--- flow/constraint.sdc ---
create_clock -name core_clock -period 26.4 [get_ports {CLK}]
set_input_delay 5.2800 -clock core_clock [delete_from_list [all_inputs] [get_ports {CLK}]]
set_output_delay 5.2800 -clock core_clock [all_outputs]
set_load 0.01 [all_outputs]
--- flow/run.sh ---
#!/bin/bash
# the make line also repeats each setting of config.mk as NAME=value (left out here)
make -C /OpenROAD-flow-scripts/flow DESIGN_CONFIG=/design/flow/config.mk WORK_HOME=/design/flow/orfs CLKGATE_MAP_FILE= finish
--- flow/design.v ---
module alu_top(CLK, OP1, OP2, OPRN, OUT, ZERO);
	input CLK;
	input [31:0] OP1;
	input [31:0] OP2;
	input [5:0] OPRN;
	output [31:0] OUT;
	output ZERO;
	reg [31:0] op1_q, op2_q;
	reg [5:0] oprn_q;
	reg [31:0] out_q;
	reg zero_q;
	wire [31:0] alu_out;
	wire alu_zero;
	ALU alu_inst(alu_out, alu_zero, op1_q, op2_q, oprn_q);
	always @(posedge CLK) begin
		op1_q <= OP1;
		op2_q <= OP2;
		oprn_q <= OPRN;
		out_q <= alu_out;
		zero_q <= alu_zero;
	end
	assign OUT = out_q;
	assign ZERO = zero_q;
endmodule

`timescale 1ns/10ps
module mux(result, operand1, operand2, control);
	input operand1, operand2, control;
	output result;
	wire notwire, and1wire, and2wire;
	not not1(notwire, control);
	and and1(and1wire, operand1, notwire);
	and and2(and2wire, operand2, control);
	or or1(result, and1wire, and2wire);
endmodule
module mux26_2x1(result, operand1, operand2, control);
	input [25:0] operand1, operand2;
	input control;
	output [25:0] result;
	genvar i; generate
		for (i=0; i<26; i=i+1)begin : mux5_2x1_gen_loop
			mux m(result[i], operand1[i], operand2[i], control);
		end
	endgenerate
endmodule
module mux5_2x1(result, operand1, operand2, control);
	input [4:0] operand1, operand2;
	input control;
	output [4:0] result;
	genvar i; generate
		for (i=0; i<5; i=i+1)begin : mux5_2x1_gen_loop
			mux m(result[i], operand1[i], operand2[i], control);
		end
	endgenerate
endmodule
module mux32_2x1(result, operand1, operand2, control);
	input [31:0] operand1, operand2;
	input control;
	output [31:0] result;
	genvar i; generate
		for (i=0; i<32; i=i+1)begin : mux_gen_loop
			mux m(result[i], operand1[i], operand2[i], control);
		end
	endgenerate
endmodule
module mux64_2x1(result, operand1, operand2, control);
	input [63:0] operand1, operand2;
	input control;
	output [63:0] result;
	genvar i;
	generate
		for (i=0; i<64; i=i+1)
		begin : mux_gen_loop
			mux m(result[i], operand1[i], operand2[i], control);
		end
	endgenerate
endmodule
module mux32_4x1(result, operand1, operand2, operand3, operand4, control);
	input [31:0] operand1, operand2, operand3, operand4;
	input [1:0] control;
	output [31:0] result;
	wire [31:0] mux1Wire, mux2Wire;
	mux32_2x1 m1(.result(mux1Wire), .operand1(operand1), .operand2(operand2), .control(control[0]));
	mux32_2x1 m2(.result(mux2Wire), .operand1(operand3), .operand2(operand4), .control(control[0]));
	mux32_2x1 m3(.result(result), .operand1(mux1Wire), .operand2(mux2Wire), .control(control[1]));
endmodule
module mux32_8x1(result, operand1, operand2, operand3, operand4, 
	operand5, operand6, operand7, operand8, control);
	input [31:0] operand1, operand2, operand3, operand4, operand5, operand6, operand7, operand8;
	input [2:0] control;
	output [31:0] result;
	wire [31:0] mux1Wire, mux2Wire;
	mux32_4x1 m1(mux1Wire, operand1, operand2, operand3, operand4, control[1:0]);
	mux32_4x1 m2(mux2Wire, operand5, operand6, operand7, operand8, control[1:0]);
	mux32_2x1 m3(result, mux1Wire, mux2Wire, control[2]);
endmodule
module mux32_16x1(result, operand1, operand2, operand3, operand4, 
	operand5, operand6, operand7, operand8,
	operand9, operand10, operand11, operand12, 
	operand13, operand14, operand15, operand16, control);
	input [31:0] operand1, operand2, operand3, operand4, 
	operand5, operand6, operand7, operand8, 
	operand9, operand10, operand11, operand12, 
	operand13, operand14, operand15, operand16;
	input [3:0] control;
	output [31:0] result;
	wire [31:0] mux1Wire, mux2Wire;
	mux32_8x1 m1(.result(mux1Wire), .operand1(operand1), .operand2(operand2), .operand3(operand3), 
		.operand4(operand4), .operand5(operand5), .operand6(operand6), .operand7(operand7), 
		.operand8(operand8), .control(control[2:0]));
	mux32_8x1 m2(.result(mux2Wire), .operand1(operand9), .operand2(operand10), .operand3(operand11), 
		.operand4(operand12), .operand5(operand13), .operand6(operand14), .operand7(operand15), 
		.operand8(operand16), .control(control[2:0]));
	mux32_2x1 m3(.result(result), .operand1(mux1Wire), .operand2(mux2Wire), .control(control[3]));
endmodule
module mux32_32x1(result, d0, d1, d2, d3, d4, d5, d6, d7, d8, d9, d10, d11, d12, d13, d14, d15, 
	d16, d17, d18, d19, d20, d21, d22, d23, d24, d25, d26, d27, d28, d29, d30, d31, control);
	input [31:0] d0, d1, d2, d3, d4, d5, d6, d7, d8, d9, d10, d11, d12, d13, d14, d15, 
	d16, d17, d18, d19, d20, d21, d22, d23, d24, d25, d26, d27, d28, d29, d30, d31;
	input [4:0] control;
	output [31:0] result;
	wire [31:0] mux1Wire, mux2Wire;
	mux32_16x1 m1(mux1Wire, d0, d1, d2, d3, d4, d5, d6, d7, 
		d8, d9, d10, d11, d12, d13, d14, d15, control[3:0]);
	mux32_16x1 m2(mux2Wire, d16, d17, d18, d19, d20, d21, d22, d23, 
		d24, d25, d26, d27, d28, d29, d30, d31, control[3:0]);
	mux32_2x1 m3(result, mux1Wire, mux2Wire, control[4]);
endmodule
module twosComplement(result, operand);
	input [31:0] operand;
	output [31:0] result;
	wire [31:0] notwire;
	wire notNeeded;
	wire add = 1'b0;
	wire [31:0] uno = 32'b1;
	genvar i;
	for (i=0; i<32; i=i+1) begin : logic_loop
		not not1(notwire[i], operand[i]);
	end
	rc_add_sub_32 rc(result, notNeeded, notwire, uno, add);
endmodule
module twosComplement64(result, operand);
	input [63:0] operand;
	output [63:0] result;
	wire [63:0] notwire;
	wire notNeeded;
	wire add = 1'b0;
	wire [63:0] uno = 64'b1;
	genvar i;
	for (i=0; i<64; i=i+1) begin : logic_loop
		not not1(notwire[i], operand[i]);
	end
	rc_add_sub_64 rc(result, notNeeded, notwire, uno, add);
endmodule
module buf32(result, operand);
	input [31:0] operand;
	output [31:0] result;
	genvar i;
	for (i=0; i<32; i=i+1) begin : logic_loop
		buf nb(result[i], operand[i]);
	end
endmodule
module lineDecoder2to4(d, b);
	input [1:0] b;
	output [3:0] d;
	wire [1:0] bundle;
	not n0(bundle[0], b[0]);
	not n1(bundle[1], b[1]);
	and a0(d[0], bundle[0], bundle[1]);
	and a1(d[1], bundle[1], b[0]);
	and a2(d[2], b[1], bundle[0]);
	and a3(d[3], b[1], b[0]);
endmodule
module lineDecoder3to8(d, b);
	input [2:0] b;
	output [7:0] d;
	wire [4:0] bundle;
	lineDecoder2to4 l(bundle[3:0], b[1:0]);
	not n0(bundle[4], b[2]);
	genvar i;
	for (i=0; i<4; i=i+1) begin : logic_loop
		and a1(d[i], bundle[i], bundle[4]);
		and a2(d[i+4], bundle[i], b[2]);
	end
endmodule
module lineDecoder4to16(d, b);
	input [3:0] b;
	output [15:0] d;
	wire [8:0] bundle;
	lineDecoder3to8 l(bundle[7:0], b[2:0]);
	not n0(bundle[8], b[3]);
	genvar i;
	for (i=0; i<8; i=i+1) begin : logic_loop
		and a1(d[i], bundle[i], bundle[8]);
		and a2(d[i+8], bundle[i], b[3]);
	end
endmodule
module lineDecoder5to32(d, b);
	input [4:0] b;
	output [31:0] d;
	wire [16:0] bundle;
	lineDecoder4to16 l(bundle[15:0], b[3:0]);
	not n0(bundle[16], b[4]);
	genvar i;
	for (i=0; i<16; i=i+1) begin : logic_loop
		and a1(d[i], bundle[i], bundle[16]);
		and a2(d[i+16], bundle[i], b[4]);
	end
endmodule
module nor32(result, operand1, operand2);
	input [31:0] operand1, operand2;
	output [31:0] result;
	genvar i;
	generate
		for (i=0; i<32; i=i+1)
		begin : nor32_loop
			nor nor1(result[i], operand1[i], operand2[i]);
		end
	endgenerate
endmodule
module and32(result, operand1, operand2);
	input [31:0] operand1, operand2;
	output [31:0] result;
	genvar i;
	generate
		for (i=0; i<32; i=i+1)
		begin : and32_loop
			and a1(result[i], operand1[i], operand2[i]);
		end
	endgenerate
endmodule
module inv32(result, operand);
	input [31:0] operand;
	output [31:0] result;
	genvar i;
	generate
		for (i=0; i<32; i=i+1)
		begin : inv32_loop
			not not1(result[i], operand[i]);
		end
	endgenerate
endmodule
module or31x1(result, operand);
	input [31:0] operand;
	wire [29:0] orWire; 
	output result;
	or o0(orWire[0], operand[0], operand[1]);
	or o1(orWire[1], orWire[0], operand[2]);
	or o2(orWire[2], orWire[1], operand[3]);
	or o3(orWire[3], orWire[2], operand[4]);
	or o4(orWire[4], orWire[3], operand[5]);
	or o5(orWire[5], orWire[4], operand[6]);
	or o6(orWire[6], orWire[5], operand[7]);
	or o7(orWire[7], orWire[6], operand[8]);
	or o8(orWire[8], orWire[7], operand[9]);
	or o9(orWire[9], orWire[8], operand[10]);
	or o10(orWire[10], orWire[9], operand[11]);
	or o11(orWire[11], orWire[10], operand[12]);
	or o12(orWire[12], orWire[11], operand[13]);
	or o13(orWire[13], orWire[12], operand[14]);
	or o14(orWire[14], orWire[13], operand[15]);
	or o15(orWire[15], orWire[14], operand[16]);
	or o16(orWire[16], orWire[15], operand[17]);
	or o17(orWire[17], orWire[16], operand[18]);
	or o18(orWire[18], orWire[17], operand[19]);
	or o19(orWire[19], orWire[18], operand[20]);
	or o20(orWire[20], orWire[19], operand[21]);
	or o21(orWire[21], orWire[20], operand[22]);
	or o22(orWire[22], orWire[21], operand[23]);
	or o23(orWire[23], orWire[22], operand[24]);
	or o24(orWire[24], orWire[23], operand[25]);
	or o25(orWire[25], orWire[24], operand[26]);
	or o26(orWire[26], orWire[25], operand[27]);
	or o27(orWire[27], orWire[26], operand[28]);
	or o28(orWire[28], orWire[27], operand[29]);
	or o29(orWire[29], orWire[28], operand[30]);
	or o30(result, orWire[29], operand[31]);
endmodule
module or32(result, operand1, operand2);
	input [31:0] operand1, operand2;
	output [31:0] result;
	wire [31:0] norWire;
	nor32 n1(norWire, operand1, operand2);
	inv32 i1(result, norWire);
endmodule
module rc_add_sub_32(result, carryOut, operand1, operand2, subtractNotAdd);
	input [31:0] operand1, operand2;
	input subtractNotAdd;
	output [31:0] result;
	output carryOut;
	wire [31:0] xorProduct;
	wire [31:0] wireNext;
	genvar i;
	generate
		for (i=0; i<32; i=i+1) begin : rc_add_sub_32_loop
			xor xor_inst(xorProduct[i], subtractNotAdd, operand2[i]);
			if(i!=0 && i!=31) begin
				full_adder fa(result[i], wireNext[i],
					operand1[i], xorProduct[i], wireNext[i-1]);
			end else if(i==0) begin
				full_adder fa(result[i], wireNext[i],
					operand1[i], xorProduct[i], subtractNotAdd);
			end else if(i==31) begin
				full_adder fa(result[i], carryOut,
					operand1[i], xorProduct[i], wireNext[i-1]);
			end
		end
	endgenerate
endmodule
module rc_add_sub_64(r, c, o, p, sNa);
	input [63:0] o, p;
	input sNa;
	output [63:0] r;
	output c;
	wire [63:0] xorProduct, wireNext;
	genvar i;
	generate
		for (i=0; i<64; i=i+1) begin : rc_add_sub_64_loop
			xor xor_inst(xorProduct[i], sNa, p[i]);
			if(i!=0 && i!=63) begin
				full_adder fa(r[i], wireNext[i], o[i], xorProduct[i], wireNext[i-1]);
			end else if(i==0) begin
				full_adder fa(r[i], wireNext[i], o[i], xorProduct[i], sNa);
			end else if(i==63) begin
				full_adder fa(r[i], c, o[i], xorProduct[i], wireNext[i-1]);
			end
		end
	endgenerate
endmodule
module full_adder(s, co, o, p, ci);
	input o, p, ci;
	output s, co;
	wire HA1sum, HA1carry, HA2carry;
	half_adder h1(HA1sum, HA1carry, o, p);
	half_adder h2(s, HA2carry, HA1sum, ci);
	or orI(co, HA1carry, HA2carry);
endmodule
module half_adder(s, c, o, p);
	input o, p;
	output s, c;
	xor i(s, o, p);
	and j(c, o, p);
endmodule
`timescale 1ns/10ps
module barrel_shifter(result, operand, shift, leftNotRight);
	input [31:0] operand;
	input [31:0] shift;
	input leftNotRight;
	output [31:0] result;
	wire [31:0] shiftOut0, shiftOut1, muxOut;
	wire orResult;
	right_shifter rs(.result(shiftOut0), .operand(operand), .shift(shift[4:0]));
	left_shifter ls(.result(shiftOut1), .operand(operand), .shift(shift[4:0]));
	mux32_2x1 m(.result(muxOut), .operand1(shiftOut0), 
		.operand2(shiftOut1), .control(leftNotRight));
	or31x1 or1(orResult, {5'b0,{shift[31:5]}});
	mux32_2x1 m1(.result(result), .operand1(muxOut), 
		.operand2(0), .control(orResult));
endmodule
module left_shifter(result, operand, shift);
	input [31:0] operand;
	input [4:0] shift;
	output [31:0] result;
	wire mOut [3:0][31:0];
	genvar i, m, j, k;
	generate
		for (i=0; i<=31; i=i+1)
		begin : input_mux_gen_loop_
			if(i>0) begin
				mux m1(.result(mOut[0][i]), .operand1(operand[i]), .operand2(operand[i-1]), .control(shift[0]));
			end else begin
				mux m2(.result(mOut[0][i]), .operand1(operand[i]), .operand2(1'b0), .control(shift[0]));
			end
		end
		for (m=0; m<3; m=m+1)
		begin : inner_col_mux_gen_loop_
			for (k=0; k<=31; k=k+1)
			begin : inner_mux_gen_loop_
				if(k>=2**(m+1)) begin
					mux m3(.result(mOut[m+1][k]), .operand1(mOut[m][k]), .operand2(mOut[m][k-2**(m+1)]), .control(shift[m+1]));
				end else begin
					mux m4(.result(mOut[m+1][k]), .operand1(mOut[m][k]), .operand2(1'b0), .control(shift[m+1]));
				end
			end
		end
		for (j=0; j<=31; j=j+1)
		begin : result_mux_gen_loop_
			if(j>=16) begin
				mux m5(.result(result[j]), .operand1(mOut[3][j]), .operand2(mOut[3][j-16]), .control(shift[4]));
			end else begin
				mux m6(.result(result[j]), .operand1(mOut[3][j]), .operand2(1'b0), .control(shift[4]));
			end
		end
	endgenerate
endmodule
module right_shifter(result, operand, shift);
	input [31:0] operand;
	input [4:0] shift;
	output [31:0] result;
	wire mOut [3:0][31:0];
	genvar i, m, j, k;
	generate
		for (i=0; i<=31; i=i+1)
		begin : input_mux_gen_loop_
			if(i<31) begin
				mux m1(.result(mOut[0][i]), .operand1(operand[i]), .operand2(operand[i+1]), .control(shift[0]));
			end else begin
				mux m2(.result(mOut[0][i]), .operand1(operand[i]), .operand2(1'b0), .control(shift[0]));
			end
		end
		for (m=0; m<3; m=m+1)
		begin : inner_col_mux_gen_loop_
			for (k=0; k<=31; k=k+1)
			begin : inner_mux_gen_loop_
				if(k<32-2**(m+1)) begin
					mux m3(.result(mOut[m+1][k]), .operand1(mOut[m][k]), .operand2(mOut[m][k+2**(m+1)]), .control(shift[m+1]));
				end else begin
					mux m4(.result(mOut[m+1][k]), .operand1(mOut[m][k]), .operand2(1'b0), .control(shift[m+1]));
				end
			end
		end
		for (j=0; j<=31; j=j+1)
		begin : result_mux_gen_loop_
			if(j<16) begin
				mux m5(.result(result[j]), .operand1(mOut[3][j]), .operand2(mOut[3][j+16]), .control(shift[4]));
			end else begin
				mux m6(.result(result[j]), .operand1(mOut[3][j]), .operand2(1'b0), .control(shift[4]));
			end
		end
	endgenerate
endmodule
module mult_32Bit_Unsigned(resultHigh, resultLow, multiplicand, multiplier);
	input [31:0] multiplicand, multiplier;
	output [31:0] resultHigh, resultLow;
	wire cOut [31:0];
	wire [31:0] op2Wire [31:0];
	and32 an(op2Wire[0], multiplicand, {32{multiplier[0]}});
	buf b2(cOut[0], 1'b0);
	buf b(resultLow[0], op2Wire[0][0]);
	genvar j;
	generate
		for (j=1; j<32; j=j+1) begin : loop_
			wire [31:0] op1Wire;
			and32 an(op1Wire, multiplicand, {32{multiplier[j]}});
			rc_add_sub_32 ad(op2Wire[j], cOut[j], op1Wire, {cOut[j-1],{op2Wire[j-1][31:1]}}, 1'b0);
			buf b(resultLow[j], op2Wire[j][0]);
		end
	endgenerate
	buf32 b4(resultHigh, {cOut[31],{op2Wire[31][31:1]}});
endmodule
module mult(resultHigh, resultLow, multiplicand, multiplier);
	input [31:0] multiplicand, multiplier;
	output [31:0] resultHigh, resultLow;
	wire [31:0] bundle [3:0];
	wire [63:0] unsignedWire, twosOutm, muxOut;
	wire xorGate;
	xor o(xorGate, multiplicand[31], multiplier[31]);
	twosComplement t1(bundle[0], multiplicand);
	mux32_2x1 m1(bundle[1], multiplicand, bundle[0], multiplicand[31]);
	twosComplement t2(bundle[2], multiplier);
	mux32_2x1 m2(bundle[3], multiplier, bundle[2], multiplier[31]);
	mult_32Bit_Unsigned mul(unsignedWire[63:32], unsignedWire[31:0], bundle[1], bundle[3]);
	twosComplement64 t3(twosOutm, unsignedWire);
	mux64_2x1 m3(muxOut, unsignedWire, twosOutm, xorGate);
	buf32 b1(resultLow, muxOut[31:0]);
	buf32 b2(resultHigh, muxOut[63:32]);
endmodule
`timescale 1ns/10ps
module ALU(OUT, ZERO, OP1, OP2, OPRN);
	input [(32 -1):0] OP1;  
	input [(32 -1):0] OP2;  
	input [(6 -1):0] OPRN;  
	output [(32 -1):0] OUT;  
	output ZERO;
	wire [31:0] addSubWire;
	wire [31:0] shftWire;
	wire [31:0] mulWire;
	wire [31:0] andWire;
	wire [31:0] orWire;
	wire [31:0] norWire;
	wire [31:0] nullWire;
	wire carryWire;
	wire nonZero;
	wire [31:0] muxWire;
	wire lnr;
	wire andADDWire;
	wire orADDWire;
	and andADD(andADDWire, OPRN[0], OPRN[3]);
	rc_add_sub_32 addSub(.result(addSubWire), .carryOut(carryWire), .operand1(OP1), .operand2(OP2), .subtractNotAdd(OPRN[1])); 
	mult mult_32Bit_Signed(.resultHigh(nullWire), .resultLow(mulWire), .multiplicand(OP1), .multiplier(OP2));
	not lnrNOT(lnr, OPRN[0]);
	barrel_shifter b1(shftWire, OP1, OP2, lnr);
	nor32 n1(.result(norWire), .operand1(OP1), .operand2(OP2));
	or32 o1(.result(orWire), .operand1(OP1), .operand2(OP2));
	and32 a1(.result(andWire), .operand1(OP1), .operand2(OP2));
	mux32_16x1 m1(muxWire, addSubWire, addSubWire, addSubWire, mulWire, 
		shftWire, shftWire, andWire, orWire, 
		norWire, addSubWire, addSubWire, addSubWire, 
		addSubWire, addSubWire, addSubWire, 
		addSubWire, OPRN[3:0]);
	or31x1 or1(nonZero, muxWire);
	not zeroNOT(ZERO, nonZero);
	buf32 bbb(OUT, muxWire);
endmodule
--- flow/config.mk ---
export PLATFORM = sky130hd
export DESIGN_NAME = alu_top
export DESIGN_NICKNAME = alu_top
export VERILOG_FILES = /design/flow/design.v
export SDC_FILE = /design/flow/constraint.sdc
export NUM_CORES = 4
export LEC_CHECK = 0
export CAP_MARGIN = 20
export CORE_MARGIN = 2
export CORE_UTILIZATION = 40
export SLEW_MARGIN = 20
==> results of run 1 <==
-- through the flow --
step	hold WS [ns]	cells
after CTS	0.826	3387
after detailed placement	0.799	3370
after floorplan	0.662	2588
after global routing	0.874	3390
after global placement	0.790	3370
final	0.847	3392
-- cell type report --
class / count / area (sq um)
antenna: 2 / 5.00
sequential: 101 / 2040
fill: 5618 / 31000
multi-input combinational: 2109 / 20800
clock buffer: 9 / 225
timing repair buffer: 225 / 1950
inverter: 174 / 658
clock inverter: 7 / 86.3
tap: 765 / 957
-- routing by layer --
metal | vias up | part of all wire, %
li1 | 8622 | -
met1 | 10277 | 42
met2 | 1064 | 44
met3 | 199 | 9.8
met4 | 2 | 4.4
met5 | - | 0.015
-- timing repair --
action / 4_1_cts / 5_1_grt
resized: 249 / 82
endpoints found under the hold margin: 0 / 0
endpoints found under the setup margin: 6 / 6
pin swaps: 196 / 135
hold buffers: 0 / 0
buffers inserted: 2 / 4
==> GITHUB_STEP_SUMMARY, run 1 <==
## Implementation flow summary

| Metric | Value |
|---|---|
| Clock slew at reported path FFs | 0.08 ns |
| SO Viols | setup timing |
| Synth top area share | 39.9% |
| Max Freq | 34.9 MHz |
| Total gr overflow | 0 |
| DRT antenna net count | 0 |
| Pre-antenna DRT Iters | 6 |
| Vias in the first global route | 21.0k |
| Chip Width | 245 microns |
| Final Hold Vio Count | 0 |
| CP Max Fanout | 2 |
| Reg2Reg Capture Point | zero_q |
| P&R area growth vs syn | 14.6% |
| Syn Std Cell Area | 23300 sq um |
| Final #Nets | 3281 |
| DP Area | 25500 sq um |
| Top cells, area | fa_1, nand2_1, dfxtp_1 |
| Worst Path Buf+Inv | 10 |
| Syn Area/Cell | 9.01 sq um |
| IO Port Bufs | 101 |
| Hold path startpoint | op2_q[22] |
| Grt met3 use | 6.12% |
| Critical Path Source | op2_q[1] |
| Drt drc | 0 |
| Initial detailed-routing violation count | 2161 |
| RSZ-0062 raised after global routing | yes |
| Largest net degree at the start of global routing | 67 |
| R2R cell count | 82 |
| First-pass GRT wire length | 132 mm |
| Gr busiest metal | met2 |
| Mux frac, synth | 8.28% |
| Status | complete, but fails checks |
| Most common cell on crit path | fa_2 |
| Warnings, synthesis | 5 |
| Slew Viols, Final | 0 |
| Xor+xnor area frac | 3.61% |
| CTS sink count | 101 |
| Drt total wl | 87.3 mm |
| Post-synth seq share | 8.67% |
| Die footprint | 60200 sq um |
| Global-route met1 utilization | 40.8% |
| Cycle use final | 109% |
| Cell type with the largest total area | fa_1 |
| Syn Inst Count | 2588 |
| Yosys stat area | 23300 sq um |
| Startpoint types | register |
| CTS tree | done |
| Met2 global-route usage | 45.1% |
| Final RePlAce weighted congestion | 1.07 |
| Latency at later pin | 0.39 ns |
| Chip height | 245 microns |
| Worst R2R Start | op2_q[1] |
| Max incr delay on CP | 0.61 ns |
| WP data arrival | 28.94 ns |
| Req. time, crit path | 26.66 ns |
| Num ports | 104 |
| FP Util | 40.4% |
| Adder Area Share | 46.7% |
| Setup TNS | -6.97 ns |
| Dpl hpwl | 69.6 mm |
| Worst Max-Slew Pin Slew | 1.30 ns |
| Post-synth ARST share | 0% |
| Complex-gate fraction of the synthesized area | 12.0% |
| CTS Buf Count | 9 |
| Row cnt | 88 |
| Ys cells | 2588 |
| Final core occ | 46.3% |
| Skew final | 0.0198 ns |
| Worst Setup EP | zero_q |
| DP Worst Slack | -3.59 ns |
| Setup ws final | -2.28 ns |
| Number of flops mapped to enable cells by yosys | 0 |
| FF-to-FF setup slack | -2.28 ns |
| WP depth | 82 |
| Max clock buf depth | 2 |
| Via density | 5.94 |
| Max_slew headroom | 13.2% |
| CTS root buf | clkbuf_16 |
| Dominant combinational family | adder cells |
| Number of warnings the tools reported | 34 |
| Synth top cell by count | nand2_1 |
| Synth cell types | 78 |
| Max cap viols | 0 |
| Syn nets | 3249 |
| Post-synth top flop | dfxtp_1 |
| FF+latch count, synth | 101 |
| Delay-heaviest family, CP | adder cells |
| Initial antenna violation count | 2 |
| H-tree Lvls | 3 |
| Total Routing Usage GR | 29.4% |
| Final Cell Area | 26700 sq um |
| Wire length per cell | 25.7 microns |
| Tmin final | 28.68 ns |
| Vias | 20.2k |
| Synth cell count leaders | nand2_1, fa_1, inv_1 |
| Simple Share, Synth | 14.4% |
| Worst hold endpoint | out_q[22] |
| Crit end category | register |
| Critical path class | register to register |
| Worst Hold Class | register to register |
| Core region area | 57700 sq um |
| Crit-path slowest cell | fa_2 |
| Hold path depth | 3 |
| Endpoints failing setup | 4 |
==> run 2, diff against run 1 <==
CELL_PAD_IN_SITES_GLOBAL_PLACEMENT = 2   (was unset)
CTS_CLUSTER_DIAMETER = 323   (was unset)
GPL_ROUTABILITY_DRIVEN = 1   (was unset)
PLACE_DENSITY_LB_ADDON = 0.16   (was unset)
SLEW_MARGIN = 25   (was 20)
TNS_END_PERCENT = 85   (was unset)
clock period = 52.2 ns   (was 26.4 ns; I/O delays follow)
==> GITHUB_STEP_SUMMARY, run 2 <==
## Implementation flow summary

| Metric | Value |
|---|---|
| Post-synth seq share | 8.67% (unchanged) |
| Chip height | 245 microns (unchanged) |
| Most common cell on crit path | fa_1 |
| FF-to-FF setup slack | 20.73 ns (+23.01 ns) |
| Number of flops mapped to enable cells by yosys | 0 (unchanged) |
| Vias in the first global route | 20.5k (-2.5%) |
| FP Util | 40.4% (unchanged) |
| Reg2Reg Capture Point | zero_q |
| Total gr overflow | 0 (unchanged) |
| Post-synth ARST share | 0% (unchanged) |
| Register area | 2030 sq um (-0.18%) |
| Worst Setup EP | zero_q |
| Fillers | 5814 (+3.5%) |
| Crit-path slowest cell | dfxtp_4 |
| Final Hold Vio Count | 0 (unchanged) |
| Die footprint | 60200 sq um (unchanged) |
| Max_slew headroom | 21.2% (+8.0 points) |
| P&R area growth vs syn | 8.78% |
| Largest net degree at the start of global routing | 61 (-9.0%) |
| Syn Inst Count | 2588 (unchanged) |
| Skew final | 0.0117 ns (-0.00811 ns) |
| Synth top cell by count | nand2_1 |
| Adder Area Share | 46.7% (unchanged) |
| Hold path startpoint | op2_q[22] |
| Syn nets | 3249 (unchanged) |
| Max clock buf depth | 2 (unchanged) |
| Syn Std Cell Area | 23300 sq um (unchanged) |
| Cell type with the largest total area | fa_1 |
| Worst hold endpoint | out_q[22] |
| Drt drc | 0 (unchanged) |
| Postcts setup bufs | 0 (-2) |
| RSZ-0062 raised after global routing | no |
| Number of warnings the tools reported | 31 (-8.8%) |
| R2R cell count | 79 (-3.7%) |
| Mux frac, synth | 8.28% (unchanged) |
| Initial detailed-routing violation count | 1947 (-9.9%) |
| FF+latch count, synth | 101 (unchanged) |
| Max Freq | 31.8 MHz (-8.9%) |
| CTS Buf Count | 9 (unchanged) |
| H-tree Lvls | 3 (unchanged) |
| Warnings, synthesis | 5 (unchanged) |
| Hold slack | 0.910 ns (+0.0627 ns) |
| Wire length per cell | 27.9 microns (+8.5%) |
| Status | complete, no violations |
| WP data arrival | 31.76 ns (+2.82 ns) |
| WP depth | 79 (-3.7%) |
| Complex-gate fraction of the synthesized area | 12.0% (unchanged) |
| Latency at later pin | 0.38 ns (about the same) |
| CTS sink count | 101 (unchanged) |
| Vias | 19.7k (-2.2%) |
| Worst Hold Class | register to register |
| Ys cells | 2588 (unchanged) |
| Critical Path Source | op2_q[1] |
| Post-cts sizing count | 0 (-100%) |
| Dpl hpwl | 74.0 mm (+6.4%) |
| Req. time, crit path | 52.48 ns (+25.82 ns) |
| Setup TNS | 0 ns (+6.97 ns) |
| Num ports | 104 (unchanged) |
| CTS tree | done |
| Max cap viols | 0 (unchanged) |
| Slew Viols, Final | 0 (unchanged) |
| DRT antenna net count | 0 (unchanged) |
| Delay-heaviest family, CP | adder cells |
| Cycle use final | 60.3% (-48 points) |
| Worst R2R Start | op2_q[1] |
| Critical path class | register to register |
| Final #Nets | 3226 (-1.7%) |
| Fin cells | 3338 (-1.6%) |
| Row cnt | 88 (unchanged) |
| Startpoint types | register |
| Max incr delay on CP | 0.70 ns (+0.09 ns) |
| Synth cell types | 78 (unchanged) |
| Synth cell count leaders | nand2_1, fa_1, inv_1 |
| CTS root buf | clkbuf_16 |
| CP Max Fanout | 35 (+33) |
| Total Routing Usage GR | 31.8% (+2.3 points) |
| First-pass GRT wire length | 139 mm (+5.3%) |
| # hold bufs at CTS | 0 (unchanged) |
| Yosys stat area | 23300 sq um (unchanged) |
| Worst Max-Slew Pin Slew | 1.18 ns (-0.119 ns) |
| Worst Path Buf+Inv | 8 (-2) |
| Synth top area share | 39.9% (unchanged) |
| Initial antenna violation count | 6 (+4) |
| Simple Share, Synth | 14.4% (unchanged) |
| Final core occ | 44.0% (-2.4 points) |
| Final RePlAce weighted congestion | 0.955 (-11%) |
| Multi-input combinational cell area | 19900 sq um (-4.6%) |
| Endpoints failing setup | 0 (-4) |
| Top cells, area | fa_1, nand2_1, dfxtp_1 |
| Pre-antenna DRT Iters | 6 (unchanged) |
| Hold path depth | 3 (unchanged) |
| Via density | 5.91 (-0.62%) |
| Syn Area/Cell | 9.01 sq um (unchanged) |
| Post-synth top flop | dfxtp_1 |
| Chip Width | 245 microns (unchanged) |
| IO Port Bufs | 101 (unchanged) |
| Clock slew at reported path FFs | 0.08 ns (about the same) |
| Dominant combinational family | adder cells |
| Tmin final | 31.47 ns (+2.79 ns) |
| DP Cell Count | 3319 (-1.5%) |
| Crit end category | register |
| Xor+xnor area frac | 3.61% (unchanged) |
| Drt total wl | 93.2 mm (+6.8%) |
| Core region area | 57700 sq um (unchanged) |
[run 2: layer usage]
layer	global-route usage [%]	up-vias	share of wire [%]
met5	0	-	0.014
met1	45.9	10168	45
met4	10.1	2	3.6
met3	7.41	158	8.8
met2	46.9	874	42
li1	-	8517	-
[run 2: per-stage QoR]
| stage | instance area [sq um] | setup WS, ns |
|---|---|---|
| after floorplan | 23300 | 22.60 |
| after global placement | 25000 | 20.77 |
| after detailed placement | 25000 | 20.62 |
| after CTS | 25400 | 20.59 |
| after global routing | 25400 | 19.64 |
| final | 25400 | 20.73 |
[run 2: cell type report]
cell class                 instances  share of cell area, %
antenna                            3                 0.0296
clock buffer                       9                  0.888
clock inverter                     7                  0.385
inverter                         174                   2.58
multi-input combinational       2109                   78.3
sequential                       101                   8.02
tap                              765                   3.77
timing repair buffer             170                   6.03
==> run 3, diff against run 2 <==
ABC_AREA = 1   (was unset)
CAP_MARGIN = 0   (was 20)
CELL_PAD_IN_SITES_GLOBAL_PLACEMENT = unset   (was 2)
CORE_UTILIZATION = 71   (was 40)
CTS_CLUSTER_DIAMETER = 250   (was 323)
CTS_CLUSTER_SIZE = 89   (was unset)
GPL_ROUTABILITY_DRIVEN = unset   (was 1)
GPL_TIMING_DRIVEN = 1   (was unset)
HOLD_SLACK_MARGIN = 0.29   (was unset)
MIN_ROUTING_LAYER = met1   (was unset)
PLACE_DENSITY_LB_ADDON = 0.02   (was 0.16)
SETUP_SLACK_MARGIN = -1.36   (was unset)
SLEW_MARGIN = 10   (was 25)
TNS_END_PERCENT = 5   (was 85)
clock period = 25.2 ns   (was 52.2 ns; I/O delays follow)
==> GITHUB_STEP_SUMMARY, run 3 <==
### Yosys + OpenROAD results

| Metric | Value |
|---|---|
| # hold bufs at CTS | 0 (unchanged) |
| Status | did not finish |
| FP Util | 71.7% (+31 points) |
| Failed at | 5_1_grt |
| Final RePlAce weighted congestion | 1.09 (+14%) |
| Dpl hpwl | 69.9 mm (-5.6%) |
| Mux frac, synth | 0% (-8.3 points) |
| Tool error | [ERROR GRT-0116] Global routing finished with congestion. Check the congestion regions in the DRC Viewer. |
| Synth top area share | 38.9% (-1.0 points) |
| Total gr overflow | 1 |
| Ys cells | 3196 (+23%) |
| Chip height | 188 microns (-24%) |
| Total Routing Usage GR | 65.1% |
| Synth top cell by count | nand2_1 |
| Die footprint | 35200 sq um (-42%) |
| Number of flops mapped to enable cells by yosys | 0 (unchanged) |
| Adder Area Share | 45.4% (-1.3 points) |
| Top cells, area | fa_1, nand2_1, dfxtp_1 |
| Complex-gate fraction of the synthesized area | 9.12% (-2.9 points) |
| Chip Width | 188 microns (-24%) |
| Max clock buf depth | 2 (unchanged) |
| Yosys stat area | 23900 sq um (+2.7%) |
| Core region area | 33400 sq um (-42%) |
| CTS sink count | 101 (unchanged) |
| CTS root buf | clkbuf_16 |
| Xor+xnor area frac | 1.87% (-1.7 points) |
| Syn Std Cell Area | 23900 sq um (+2.7%) |
| Syn Area/Cell | 7.49 sq um (-17%) |
| Post-synth seq share | 8.45% (-0.22 points) |
| Simple Share, Synth | 26.9% (+12 points) |
| Row cnt | 67 (-24%) |
| Synth cell types | 39 (-50%) |
| Cell type with the largest total area | fa_1 |
| Syn nets | 3857 (+19%) |
| DP Worst Slack | -4.92 ns (-25.55 ns) |
| DP Area | 25700 sq um (+2.7%) |
| FF+latch count, synth | 101 (unchanged) |
| H-tree Lvls | 3 (unchanged) |
| Synth cell count leaders | nand2_1, fa_1, nor2_1 |
| Syn Inst Count | 3196 (+23%) |
| IO Port Bufs | 101 (unchanged) |
| Dominant combinational family | adder cells |
| Post-synth top flop | dfxtp_1 |
| Post-synth ARST share | 0% (unchanged) |
| CTS Buf Count | 9 (unchanged) |
| Num ports | 104 (unchanged) |
| Warnings, synthesis | 5 (unchanged) |
[run 3: what timing repair did]
item | 4_1_cts
endpoints found under the setup margin | 5
endpoints found under the hold margin | 0
resized | 258
buffers inserted | 1
pin swaps | 175
[run 3: metal layers]
layer	GRT overflow	GRT usage [%]
met2	0	83.7
met1	0	68.9
met5	0	24.0
met4	1	55.8
met3	0	46.5
[run 3: metrics by stage]
step / cells / TNS (ns)
after floorplan: 3196 / -10.64
after global placement: 3676 / -12.87
after detailed placement: 3676 / -21.03
after CTS: 3693 / -13.46
==> run 4, diff against run 3 <==
ABC_AREA = 0   (was 1)
CAP_MARGIN = 20   (was 0)
CORE_ASPECT_RATIO = 0.5   (was unset)
CORE_MARGIN = 10   (was 2)
CORE_UTILIZATION = 48   (was 71)
CTS_CLUSTER_DIAMETER = 354   (was 250)
CTS_CLUSTER_SIZE = 100   (was 89)
GPL_TIMING_DRIVEN = unset   (was 1)
HOLD_SLACK_MARGIN = unset   (was 0.29)
MAX_ROUTING_LAYER = met4   (was unset)
MIN_ROUTING_LAYER = unset   (was met1)
PLACE_DENSITY_LB_ADDON = unset   (was 0.02)
SETUP_SLACK_MARGIN = unset   (was -1.36)
SLEW_MARGIN = 20   (was 10)
TNS_END_PERCENT = 15   (was 5)
clock period = 29.5 ns   (was 25.2 ns; I/O delays follow)
==> GITHUB_STEP_SUMMARY, run 4 <==
## Implementation flow summary

| Metric | Value |
|---|---|
| Global-route met1 utilization | 38.6% |
| Critical path class | register to register |
| CTS sink count | 101 (unchanged) |
| Wire length per cell | 25.6 microns |
| Critical Path Source | op2_q[1] |
| Final RePlAce weighted congestion | 1.02 (-7.0%) |
| Max clock buf depth | 2 (unchanged) |
| Req. time, crit path | 29.78 ns |
| IO Port Bufs | 101 (unchanged) |
| Syn nets | 3249 (-16%) |
| Crit-path slowest cell | fa_2 |
| Synth top area share | 39.9% (+1.0 points) |
| Dpl hpwl | 66.6 mm (-4.8%) |
| Gr busiest metal | met2 |
| Total gr overflow | 0 |
| Mux frac, synth | 8.28% (+8.3 points) |
| Via density | 6.05 |
| Synth cell types | 78 (+100%) |
| Skew final | 0.0150 ns |
| Synth cell count leaders | nand2_1, fa_1, inv_1 |
| Reg2Reg Capture Point | zero_q |
| Warnings, synthesis | 5 (unchanged) |
| H-tree Lvls | 3 (unchanged) |
| Final Hold Vio Count | 0 |
| Final Cell Area | 26000 sq um |
| Number of flops mapped to enable cells by yosys | 0 (unchanged) |
| Fillers | 4430 |
| Chip height | 176 microns (-6.3%) |
| Initial detailed-routing violation count | 2039 |
| Cell type with the largest total area | fa_1 |
| Multi-input combinational cell area | 20600 sq um |
| Yosys stat area | 23300 sq um (-2.6%) |
| Max Freq | 34.7 MHz |
| Register area | 2040 sq um |
| WP data arrival | 29.13 ns |
| Complex-gate fraction of the synthesized area | 12.0% (+2.9 points) |
| Latency at later pin | 0.37 ns |
| Setup ws final | 0.652 ns |
| Syn Area/Cell | 9.01 sq um (+20%) |
| Most common cell on crit path | fa_2 |
| FF-to-FF setup slack | 0.65 ns |
| Ys cells | 2588 (-19%) |
| CTS tree | done |
| CP Max Fanout | 2 |
| Total Routing Usage GR | 28.9% |
| Syn Std Cell Area | 23300 sq um (-2.6%) |
| FF+latch count, synth | 101 (unchanged) |
| Setup TNS | 0 ns |
| Xor+xnor area frac | 3.61% (+1.7 points) |
| First-pass GRT wire length | 127 mm |
| FP Util | 49.2% (-23 points) |
| Status | complete, no violations |
| Dominant combinational family | adder cells |
| Drt drc | 0 |
| Max_slew headroom | 24.9% |
| Largest net degree at the start of global routing | 63 |
| Initial antenna violation count | 1 |
| Die footprint | 58300 sq um (+66%) |
| Top cells, area | fa_1, nand2_1, dfxtp_1 |
| Drt total wl | 82.7 mm |
| Synth top cell by count | nand2_1 |
| Delay-heaviest family, CP | adder cells |
| P&R area growth vs syn | 11.7% |
| Worst Hold Class | register to register |
| Worst hold endpoint | out_q[3] |
| Worst Path Buf+Inv | 7 |
| CTS Buf Count | 9 (unchanged) |
| CTS root buf | clkbuf_16 |
| DP Area | 24900 sq um (-3.0%) |
| Pre-antenna DRT Iters | 7 |
| Simple Share, Synth | 14.4% (-12 points) |
| Num ports | 104 (unchanged) |
| Hold slack | 0.692 ns |
| Startpoint types | register |
| Post-synth ARST share | 0% (unchanged) |
| Syn Inst Count | 2588 (-19%) |
| Row cnt | 56 (-16%) |
| Number of warnings the tools reported | 31 |
| Post-synth top flop | dfxtp_1 |
| Endpoints failing setup | 0 |
| WP depth | 78 |
| Max cap viols | 0 |
| Hold path depth | 2 |
| Hold path startpoint | oprn_q[0] |
| Core region area | 47400 sq um (+42%) |
| Chip Width | 332 microns (+77%) |
| Clock slew at reported path FFs | 0.09 ns |
| DRT antenna net count | 0 |
| Max incr delay on CP | 0.57 ns |
| Crit end category | register |
| Ant diodes | 0 |
| Post-synth seq share | 8.67% (+0.22 points) |
| Grt met3 use | 4.58% |
| Final #Nets | 3242 |
| Vias | 19.5k |
| Worst R2R Start | op2_q[1] |
| Slew Viols, Final | 0 |
| Vias in the first global route | 19.9k |
| Worst Max-Slew Pin Slew | 1.11 ns |
| Worst Setup EP | zero_q |
| DP Worst Slack | -0.742 ns (+4.18 ns) |
| Cycle use final | 97.8% |
| Tmin final | 28.85 ns |
| R2R cell count | 78 |
| Met2 global-route usage | 44.3% |
| Adder Area Share | 46.7% (+1.3 points) |
## run 4: cell type report
type | instances | share of cell area [%]
well taps | 638 | 3.07
clock buffers | 11 | 0.932
repair buffers | 186 | 6.35
flip-flops and latches | 101 | 7.82
inverters | 174 | 2.51
clock inverters | 5 | 0.168
multi-input cells | 2109 | 79.2
## run 4: routing by layer
layer	vias to the layer above	wire length (microns)
met5	-	0
met4	0	3370
met1	9976	35800
li1	8531	-
met2	819	37000
met3	168	6540
## run 4: repair_timing
action,CTS,global route
buffers inserted,1,4
resized,98,232
setup endpoints to repair,3,3
hold buffers,0,0
pin swaps,80,224
## run 4: per-stage QoR
step,instances,util [%]
2_1_floorplan,2588,-
3_3_place_gp,3203,52.6
3_5_place_dp,3203,52.6
4_1_cts,3220,53.7
5_1_grt,3224,54.9
6_report,3224,54.9
==> run 5, diff against run 4 <==
ABC_AREA = unset   (was 0)
CORE_ASPECT_RATIO = unset   (was 0.5)
CORE_MARGIN = 2   (was 10)
CORE_UTILIZATION = 9   (was 48)
CTS_CLUSTER_DIAMETER = unset   (was 354)
CTS_CLUSTER_SIZE = unset   (was 100)
MAX_ROUTING_LAYER = unset   (was met4)
TNS_END_PERCENT = unset   (was 15)
clock period = 44.1 ns   (was 29.5 ns; I/O delays follow)
==> GITHUB_STEP_SUMMARY, run 5 <==
## Implementation flow summary

| Metric | Value |
|---|---|
| Status | complete, no violations |
| Initial detailed-routing violation count | 2087 (+2.4%) |
| Critical Path Source | op2_q[1] |
| Fillers | 29.5k (+570%) |
| Req. time, crit path | 44.41 ns (+14.63 ns) |
| Pre-antenna DRT Iters | 6 (-1) |
| WP depth | 78 (unchanged) |
| FF+latch count, synth | 101 (unchanged) |
| Hold path depth | 4 (+2) |
| Skew final | 0.0148 ns (-0.000194 ns) |
| Global-route met1 utilization | 9.41% (-29 points) |
| Dominant combinational family | adder cells |
| Chip Width | 513 microns (+55%) |
| DP Area | 28200 sq um (+13%) |
| P&R area growth vs syn | 22.4% |
| Syn Area/Cell | 9.01 sq um (unchanged) |
| Row cnt | 186 (+230%) |
| Clock slew at reported path FFs | 0.08 ns (about the same) |
| Worst Path Buf+Inv | 7 (unchanged) |
| FP Util | 9.07% (-40 points) |
| Number of warnings the tools reported | 31 (unchanged) |
| Top cells, area | fa_1, nand2_1, dfxtp_1 |
| Drt total wl | 93.8 mm (+13%) |
| Vias in the first global route | 20.9k (+4.6%) |
| Endpoints failing setup | 0 (unchanged) |
| Worst R2R Start | op2_q[1] |
| Cycle use final | 72.6% (-25 points) |
| Core region area | 257000 sq um (+440%) |
| CTS Buf Count | 9 (unchanged) |
| Number of flops mapped to enable cells by yosys | 0 (unchanged) |
| Max cap viols | 0 (unchanged) |
| Hold path startpoint | op2_q[22] |
| IO Port Bufs | 101 (unchanged) |
| Final #Nets | 3215 (-0.83%) |
| Max incr delay on CP | 0.69 ns (+0.12 ns) |
| Via density | 3.32 (-45%) |
| Most common cell on crit path | fa_1 |
| H-tree Lvls | 3 (unchanged) |
| Worst Max-Slew Pin Slew | 1.04 ns (-0.0743 ns) |
| Initial antenna violation count | 6 (+5) |
| Crit-path slowest cell | dfxtp_4 |
| Synth top cell by count | nand2_1 |
| CTS sink count | 101 (unchanged) |
| RSZ-0062 raised after global routing | no |
| Syn Inst Count | 2588 (unchanged) |
| Grt met3 use | 1.16% (-3.4 points) |
| Critical path class | register to register |
| Cell type with the largest total area | fa_1 |
| Xor+xnor area frac | 3.61% (unchanged) |
| Setup TNS | 0 ns (unchanged) |
| Simple Share, Synth | 14.4% (unchanged) |
| WP data arrival | 32.32 ns (+3.19 ns) |
| Total gr overflow | 0 (unchanged) |
| First-pass GRT wire length | 141 mm (+11%) |
| Latency at later pin | 0.40 ns (+0.03 ns) |
| Worst hold endpoint | out_q[22] |
| Worst Setup EP | zero_q |
| Drt drc | 0 (unchanged) |
| Yosys stat area | 23300 sq um (unchanged) |
| Post-synth ARST share | 0% (unchanged) |
| Slew Viols, Final | 0 (unchanged) |
| Crit end category | register |
| Startpoint types | register |
| Synth cell count leaders | nand2_1, fa_1, inv_1 |
| R2R cell count | 78 (unchanged) |
| Ys cells | 2588 (unchanged) |
| Final Cell Area | 28500 sq um (+9.6%) |
| Max clock buf depth | 2 (unchanged) |
| Largest net degree at the start of global routing | 58 (-7.9%) |
| FF-to-FF setup slack | 12.09 ns (+11.44 ns) |
| Dpl hpwl | 75.3 mm (+13%) |
| Synth cell types | 78 (unchanged) |
| CTS root buf | clkbuf_16 |
| Postcts setup bufs | 0 (-1) |
| Gr busiest metal | met2 |
| Reg2Reg Capture Point | zero_q |
| # hold bufs at CTS | 0 (unchanged) |
| Met2 global-route usage | 11.5% (-33 points) |
| Chip height | 513 microns (+190%) |
| Die footprint | 263000 sq um (+350%) |
| Tmin final | 32.01 ns (+3.16 ns) |
| Final Hold Vio Count | 0 (unchanged) |
| Total Routing Usage GR | 7.11% (-22 points) |
| Max Freq | 31.2 MHz (-9.9%) |
| Vias | 19.7k (+1.3%) |
| Syn nets | 3249 (unchanged) |
| DRT antenna net count | 0 (unchanged) |
| Wire length per cell | 15.8 microns (-38%) |
| Delay-heaviest family, CP | adder cells |
| Final RePlAce weighted congestion | 0.965 (-5.1%) |
| Synth top area share | 39.9% (unchanged) |
| Post-synth top flop | dfxtp_1 |
| Adder Area Share | 46.7% (unchanged) |
| Max_slew headroom | 28.9% (+3.9 points) |
| Worst Hold Class | register to register |
| CP Max Fanout | 34 (+32) |
| Num ports | 104 (unchanged) |
| CTS tree | done |
| Warnings, synthesis | 5 (unchanged) |
| Mux frac, synth | 8.28% (unchanged) |
| Syn Std Cell Area | 23300 sq um (unchanged) |
| Post-cts sizing count | 0 (-100%) |
| Post-synth seq share | 8.67% (unchanged) |
| Complex-gate fraction of the synthesized area | 12.0% (unchanged) |
-- run 5: per-layer routing --
layer,vias up,share of wire [%]
li1,8492,-
met1,10301,43
met5,-,0.014
met2,800,46
met3,146,6.5
met4,2,4.2
-- run 5: layout make-up --
type                    instances  area, sq um  share of cell area [%]
multi-input cells            2109        19800                    69.5
well taps                    3384         4230                    14.8
flip-flops and latches        101         2030                    7.13
repair buffers                159         1450                    5.07
inverters                     174          653                    2.29
clock buffers                   9          225                   0.789
clock inverters                 7         92.6                   0.324
diodes                          2         5.00                  0.0175
-- run 5: per-stage QoR --
| stage | hold WS (ns) | instances | setup slack, ns | utilization, % |
|---|---|---|---|---|
| 2_1_floorplan | 0.662 | 2588 | 14.50 | - |
| 3_3_place_gp | 0.795 | 5926 | 12.20 | 11.0 |
| 3_5_place_dp | 0.816 | 5927 | 12.03 | 11.0 |
| 4_1_cts | 0.848 | 5943 | 11.98 | 11.1 |
| 5_1_grt | 0.870 | 5943 | 10.97 | 11.1 |
| 6_report | 0.858 | 5945 | 12.09 | 11.1 |
==> run 6, diff against run 5 <==
CORE_UTILIZATION = 68   (was 9)
CTS_CLUSTER_DIAMETER = 373   (was unset)
CTS_CLUSTER_SIZE = 100   (was unset)
HOLD_SLACK_MARGIN = -0.07   (was unset)
PLACE_DENSITY = 0.42   (was unset)
SETUP_SLACK_MARGIN = 3.88   (was unset)
TNS_END_PERCENT = 20   (was unset)
clock period = 17.1 ns   (was 44.1 ns; I/O delays follow)
==> GITHUB_STEP_SUMMARY, run 6 <==
### Yosys + OpenROAD results

| Metric | Value |
|---|---|
| Simple Share, Synth | 14.4% (unchanged) |
| Adder Area Share | 46.7% (unchanged) |
| Synth top cell by count | nand2_1 |
| Chip Width | 189 microns (-63%) |
| Yosys stat area | 23300 sq um (unchanged) |
| Dominant combinational family | adder cells |
| Ys cells | 2588 (unchanged) |
| Final RePlAce weighted congestion | 1.18 (+23%) |
| DP Area | 25800 sq um (-8.6%) |
| FF+latch count, synth | 101 (unchanged) |
| Chip height | 189 microns (-63%) |
| Number of flops mapped to enable cells by yosys | 0 (unchanged) |
| Die footprint | 35800 sq um (-86%) |
| CTS root buf | clkbuf_16 |
| Warnings, synthesis | 5 (unchanged) |
| Syn Std Cell Area | 23300 sq um (unchanged) |
| Synth top area share | 39.9% (unchanged) |
| Row cnt | 67 (-64%) |
| IO Port Bufs | 101 (unchanged) |
| Status | did not finish |
| # hold bufs at CTS | 0 (unchanged) |
| Synth cell count leaders | nand2_1, fa_1, inv_1 |
| Failed at | 5_1_grt |
| Num ports | 104 (unchanged) |
| Max clock buf depth | 2 (unchanged) |
| Mux frac, synth | 8.28% (unchanged) |
| Complex-gate fraction of the synthesized area | 12.0% (unchanged) |
| Cell type with the largest total area | fa_1 |
| Post-synth ARST share | 0% (unchanged) |
| Tool error | [ERROR GRT-0116] Global routing finished with congestion. Check the congestion regions in the DRC Viewer. |
| Post-synth top flop | dfxtp_1 |
| Xor+xnor area frac | 3.61% (unchanged) |
| Total gr overflow | 63 |
| FP Util | 69.4% (+60 points) |
| Total Routing Usage GR | 71.5% |
| Syn Inst Count | 2588 (unchanged) |
| Post-synth seq share | 8.67% (unchanged) |
| CTS Buf Count | 9 (unchanged) |
| Syn nets | 3249 (unchanged) |
| H-tree Lvls | 3 (unchanged) |
| Dpl hpwl | 78.1 mm (+3.7%) |
| Top cells, area | fa_1, nand2_1, dfxtp_1 |
| CTS sink count | 101 (unchanged) |
| Synth cell types | 78 (unchanged) |
| Core region area | 33600 sq um (-87%) |
| Syn Area/Cell | 9.01 sq um (unchanged) |
[run 6: timing repair]
item                       CTS
gates resized              334
pin swaps                  227
buffers inserted             3
setup endpoints to repair   20
[run 6: per-layer routing]
metal  overflow  GRT usage (%)
met5          0           31.6
met4         30           65.4
met3          0           56.3
met2         32           87.6
met1          1           73.5
[run 6: stage by stage]
stage | utilization, % | setup TNS [ns] | instances | setup slack, ns
after floorplan | - | -94.05 | 2588 | -11.50
after CTS | 80.3 | -103.34 | 3155 | -12.09
after global placement | 76.7 | -101.13 | 3136 | -11.82
after detailed placement | 76.7 | -118.19 | 3136 | -13.26
==> run 7, diff against run 6 <==
CTS_CLUSTER_DIAMETER = 44   (was 373)
CTS_CLUSTER_SIZE = unset   (was 100)
HOLD_SLACK_MARGIN = unset   (was -0.07)
PLACE_DENSITY = unset   (was 0.42)
SETUP_SLACK_MARGIN = 4.39   (was 3.88)
TNS_END_PERCENT = unset   (was 20)
clock period = 32.2 ns   (was 17.1 ns; I/O delays follow)
==> GITHUB_STEP_SUMMARY, run 7 <==
### Yosys + OpenROAD results

| Metric | Value |
|---|---|
| Die footprint | 35800 sq um (unchanged) |
| H-tree Lvls | 3 (unchanged) |
| Complex-gate fraction of the synthesized area | 12.0% (unchanged) |
| Max clock buf depth | 2 (unchanged) |
| Post-synth seq share | 8.67% (unchanged) |
| Top cells, area | fa_1, nand2_1, dfxtp_1 |
| Ys cells | 2588 (unchanged) |
| Chip Width | 189 microns (unchanged) |
| Syn Std Cell Area | 23300 sq um (unchanged) |
| Dominant combinational family | adder cells |
| Tool error | [ERROR GRT-0116] Global routing finished with congestion. Check the congestion regions in the DRC Viewer. |
| # hold bufs at CTS | 0 (unchanged) |
| Mux frac, synth | 8.28% (unchanged) |
| FP Util | 69.4% (unchanged) |
| CTS Buf Count | 9 (unchanged) |
| Num ports | 104 (unchanged) |
| Status | did not finish |
| Dpl hpwl | 70.7 mm (-9.5%) |
| IO Port Bufs | 101 (unchanged) |
| Final RePlAce weighted congestion | 1.06 (-11%) |
| Post-synth top flop | dfxtp_1 |
| CTS root buf | clkbuf_16 |
| Total gr overflow | 53 |
| Simple Share, Synth | 14.4% (unchanged) |
| Failed at | 5_1_grt |
| Yosys stat area | 23300 sq um (unchanged) |
| Row cnt | 67 (unchanged) |
| Chip height | 189 microns (unchanged) |
| Syn nets | 3249 (unchanged) |
| Core region area | 33600 sq um (unchanged) |
| Xor+xnor area frac | 3.61% (unchanged) |
| FF+latch count, synth | 101 (unchanged) |
| Synth cell types | 78 (unchanged) |
| Post-synth ARST share | 0% (unchanged) |
| Total Routing Usage GR | 69.1% |
| Synth top cell by count | nand2_1 |
| Synth top area share | 39.9% (unchanged) |
| Adder Area Share | 46.7% (unchanged) |
| Syn Inst Count | 2588 (unchanged) |
| Syn Area/Cell | 9.01 sq um (unchanged) |
| DP Worst Slack | 0.728 ns (+13.99 ns) |
| Warnings, synthesis | 5 (unchanged) |
| CTS sink count | 101 (unchanged) |
| DP Area | 24600 sq um (-4.4%) |
| Number of flops mapped to enable cells by yosys | 0 (unchanged) |
| Synth cell count leaders | nand2_1, fa_1, inv_1 |
| Cell type with the largest total area | fa_1 |
-- run 7: timing repair --
| action | 4_1_cts |
|---|---|
| setup endpoints to repair | 6 |
| pin swaps | 199 |
| gates cloned | 4 |
| gates resized | 347 |
| buffers inserted | 20 |
-- run 7: per-stage QoR --
step	std cells	util, %
after floorplan	2588	-
after global placement	2987	73.3
after detailed placement	2988	73.3
after CTS	3028	77.6
-- run 7: metal layers --
layer	GRT overflow	track usage [%]
met5	0	25.1
met4	28	59.4
met3	1	53.1
met2	24	85.9
met1	0	73.2
==> run 8, diff against run 7 <==
CORE_UTILIZATION = 64   (was 68)
CTS_CLUSTER_DIAMETER = unset   (was 44)
SETUP_SLACK_MARGIN = unset   (was 4.39)
clock period = 38.0 ns   (was 32.2 ns; I/O delays follow)
==> GITHUB_STEP_SUMMARY, run 8 <==
## Implementation flow summary

| Metric | Value |
|---|---|
| R2R cell count | 80 |
| CTS root buf | clkbuf_16 |
| Post-synth ARST share | 0% (unchanged) |
| Hold path depth | 3 |
| Synth cell count leaders | nand2_1, fa_1, inv_1 |
| Setup TNS | 0 ns |
| Latency at later pin | 0.37 ns |
| Crit-path slowest cell | a211oi_1 |
| Post-cts sizing count | 0 (-100%) |
| Initial detailed-routing violation count | 3659 |
| Dominant combinational family | adder cells |
| Xor+xnor area frac | 3.61% (unchanged) |
| Wire length per cell | 30.9 microns |
| Status | complete, no violations |
| Number of flops mapped to enable cells by yosys | 0 (unchanged) |
| Worst Path Buf+Inv | 8 |
| Cell type with the largest total area | fa_1 |
| Clock slew at reported path FFs | 0.07 ns |
| CTS Buf Count | 9 (unchanged) |
| Max Freq | 30.2 MHz |
| Dpl hpwl | 72.4 mm (+2.4%) |
| Critical path class | register to register |
| Synth top cell by count | nand2_1 |
| Simple Share, Synth | 14.4% (unchanged) |
| DP Area | 24500 sq um (-0.59%) |
| Final Cell Area | 24800 sq um |
| Initial antenna violation count | 5 |
| Critical Path Source | op2_q[1] |
| Total Routing Usage GR | 49.6% |
| Via density | 7.21 |
| Worst Hold Class | register to register |
| Number of warnings the tools reported | 33 |
| Largest net degree at the start of global routing | 62 |
| Crit end category | register |
| Syn Inst Count | 2588 (unchanged) |
| Hold path startpoint | op2_q[18] |
| IO Port Bufs | 101 (unchanged) |
| WP depth | 80 |
| Adder Area Share | 46.7% (unchanged) |
| Skew final | 0.0106 ns |
| Cycle use final | 87.2% |
| First-pass GRT wire length | 139 mm |
| Max_slew headroom | 16.1% |
| Core region area | 35700 sq um (+6.3%) |
| Synth top area share | 39.9% (unchanged) |
| Most common cell on crit path | fa_1 |
| WP data arrival | 33.36 ns |
| CTS tree | done |
| Warnings, synthesis | 5 (unchanged) |
| Reg2Reg Capture Point | zero_q |
| Post-synth seq share | 8.67% (unchanged) |
| CP Max Fanout | 34 |
| Worst Max-Slew Pin Slew | 1.25 ns |
| Worst Setup EP | zero_q |
| FP Util | 65.2% (-4.1 points) |
| Final #Nets | 3209 |
| Slew Viols, Final | 0 |
| P&R area growth vs syn | 6.35% |
| DRT antenna net count | 0 |
| FF+latch count, synth | 101 (unchanged) |
| Vias in the first global route | 23.0k |
| Delay-heaviest family, CP | adder cells |
| H-tree Lvls | 3 (unchanged) |
| Syn nets | 3249 (unchanged) |
| Ys cells | 2588 (unchanged) |
| Endpoints failing setup | 0 |
| Row cnt | 69 (+3.0%) |
| Startpoint types | register |
| Yosys stat area | 23300 sq um (unchanged) |
| Worst R2R Start | op2_q[1] |
| FF-to-FF setup slack | 4.85 ns |
| Max clock buf depth | 2 (unchanged) |
| CTS sink count | 101 (unchanged) |
| Synth cell types | 78 (unchanged) |
| Chip Width | 195 microns (+3.0%) |
| Req. time, crit path | 38.20 ns |
| RSZ-0062 raised after global routing | no |
| # hold bufs at CTS | 0 (unchanged) |
| Chip height | 195 microns (+3.0%) |
| Mux frac, synth | 8.28% (unchanged) |
| Die footprint | 38000 sq um (+6.1%) |
| Num ports | 104 (unchanged) |
| Pre-antenna DRT Iters | 10 |
| Tmin final | 33.15 ns |
| Final RePlAce weighted congestion | 1.08 (+2.0%) |
| Syn Std Cell Area | 23300 sq um (unchanged) |
| Max cap viols | 0 |
| Worst hold endpoint | out_q[18] |
| Total gr overflow | 0 |
| Max incr delay on CP | 1.03 ns |
| Top cells, area | fa_1, nand2_1, dfxtp_1 |
| Syn Area/Cell | 9.01 sq um (unchanged) |
| Vias | 21.7k |
| Final Hold Vio Count | 0 |
| Drt total wl | 93.2 mm |
| Postcts setup bufs | 0 (-100%) |
| Complex-gate fraction of the synthesized area | 12.0% (unchanged) |
| Post-synth top flop | dfxtp_1 |
| Drt drc | 0 |
run 8: through the flow:
stage               setup slack (ns)  cells  hold slack [ns]  utilization [%]
finish                          4.85   3015            0.869             69.4
global route                    4.58   3014            0.866             69.4
CTS                             5.53   3014            0.836             69.3
detailed placement              5.56   2998            0.805             68.6
global placement                6.81   2998            0.813             68.6
floorplan                       8.40   2588            0.662                -
run 8: layout make-up:
type | count | area, sq um
Inverter | 174 | 653
Timing Repair Buffer | 153 | 1400
Sequential cell | 101 | 2030
Clock inverter | 4 | 37.5
Antenna cell | 1 | 2.50
Clock buffer | 12 | 246
Tap cell | 461 | 577
Fill cell | 2503 | 10900
Multi-Input combinational cell | 2109 | 19800
run 8: layer usage:
layer / wire [microns] / track usage (%) / up-vias
li1: - / - / 8470
met1: 31900 / 60.8 / 10422
met2: 39200 / 73.0 / 2084
met3: 13600 / 18.3 / 749
met4: 8410 / 34.4 / 2
met5: 111 / 0 / -
==> run 9, diff against run 8 <==
CORE_UTILIZATION = 70   (was 64)
CTS_CLUSTER_DIAMETER = 356   (was unset)
CTS_CLUSTER_SIZE = 16   (was unset)
SETUP_SLACK_MARGIN = -2.0   (was unset)
TNS_END_PERCENT = 5   (was unset)
clock period = 25.8 ns   (was 38.0 ns; I/O delays follow)
==> GITHUB_STEP_SUMMARY, run 9 <==
### Yosys + OpenROAD results

| Metric | Value |
|---|---|
| Dpl hpwl | 72.4 mm (about the same) |
| Post-synth ARST share | 0% (unchanged) |
| Syn nets | 3249 (unchanged) |
| CTS sink count | 101 (unchanged) |
| Cell type with the largest total area | fa_1 |
| Simple Share, Synth | 14.4% (unchanged) |
| Tool error | [ERROR GRT-0116] Global routing finished with congestion. Check the congestion regions in the DRC Viewer. |
| Num ports | 104 (unchanged) |
| Dominant combinational family | adder cells |
| H-tree Lvls | 3 (unchanged) |
| Chip Width | 187 microns (-4.3%) |
| Syn Std Cell Area | 23300 sq um (unchanged) |
| Failed at | 5_1_grt |
| Core region area | 32700 sq um (-8.5%) |
| Warnings, synthesis | 5 (unchanged) |
| Chip height | 187 microns (-4.3%) |
| CTS root buf | clkbuf_16 |
| Top cells, area | fa_1, nand2_1, dfxtp_1 |
| Synth top area share | 39.9% (unchanged) |
| Syn Inst Count | 2588 (unchanged) |
| Ys cells | 2588 (unchanged) |
| Syn Area/Cell | 9.01 sq um (unchanged) |
| Xor+xnor area frac | 3.61% (unchanged) |
| CTS Buf Count | 9 (unchanged) |
| IO Port Bufs | 101 (unchanged) |
| Final RePlAce weighted congestion | 1.22 (+14%) |
| Synth cell types | 78 (unchanged) |
| Synth top cell by count | nand2_1 |
| Yosys stat area | 23300 sq um (unchanged) |
| Adder Area Share | 46.7% (unchanged) |
| Total Routing Usage GR | 66.0% |
| Status | did not finish |
| Die footprint | 34800 sq um (-8.4%) |
| Post-synth seq share | 8.67% (unchanged) |
| DP Worst Slack | -4.74 ns (-10.30 ns) |
| Complex-gate fraction of the synthesized area | 12.0% (unchanged) |
| Max clock buf depth | 2 (unchanged) |
| Row cnt | 66 (-4.3%) |
| FP Util | 71.3% (+6.1 points) |
| Mux frac, synth | 8.28% (unchanged) |
| Number of flops mapped to enable cells by yosys | 0 (unchanged) |
| Total gr overflow | 54 |
| # hold bufs at CTS | 0 (unchanged) |
| FF+latch count, synth | 101 (unchanged) |
| Post-synth top flop | dfxtp_1 |
| Synth cell count leaders | nand2_1, fa_1, inv_1 |
-- run 9: repair_timing --
item / CTS
pin swaps: 134
gates resized: 227
setup buffers: 2
setup endpoints to repair: 4
-- run 9: stage by stage --
step | cell area [sq um] | instances | TNS, ns
after CTS | 26000 | 3069 | -13.38
after detailed placement | 25200 | 3052 | -20.24
after global placement | 25200 | 3052 | -13.59
after floorplan | 23500 | 2588 | -8.65
-- run 9: layer usage --
layer | track usage (%) | overflow
met5 | 21.0 | 0
met4 | 58.8 | 29
met3 | 47.7 | 0
met2 | 83.4 | 25
met1 | 70.0 | 0
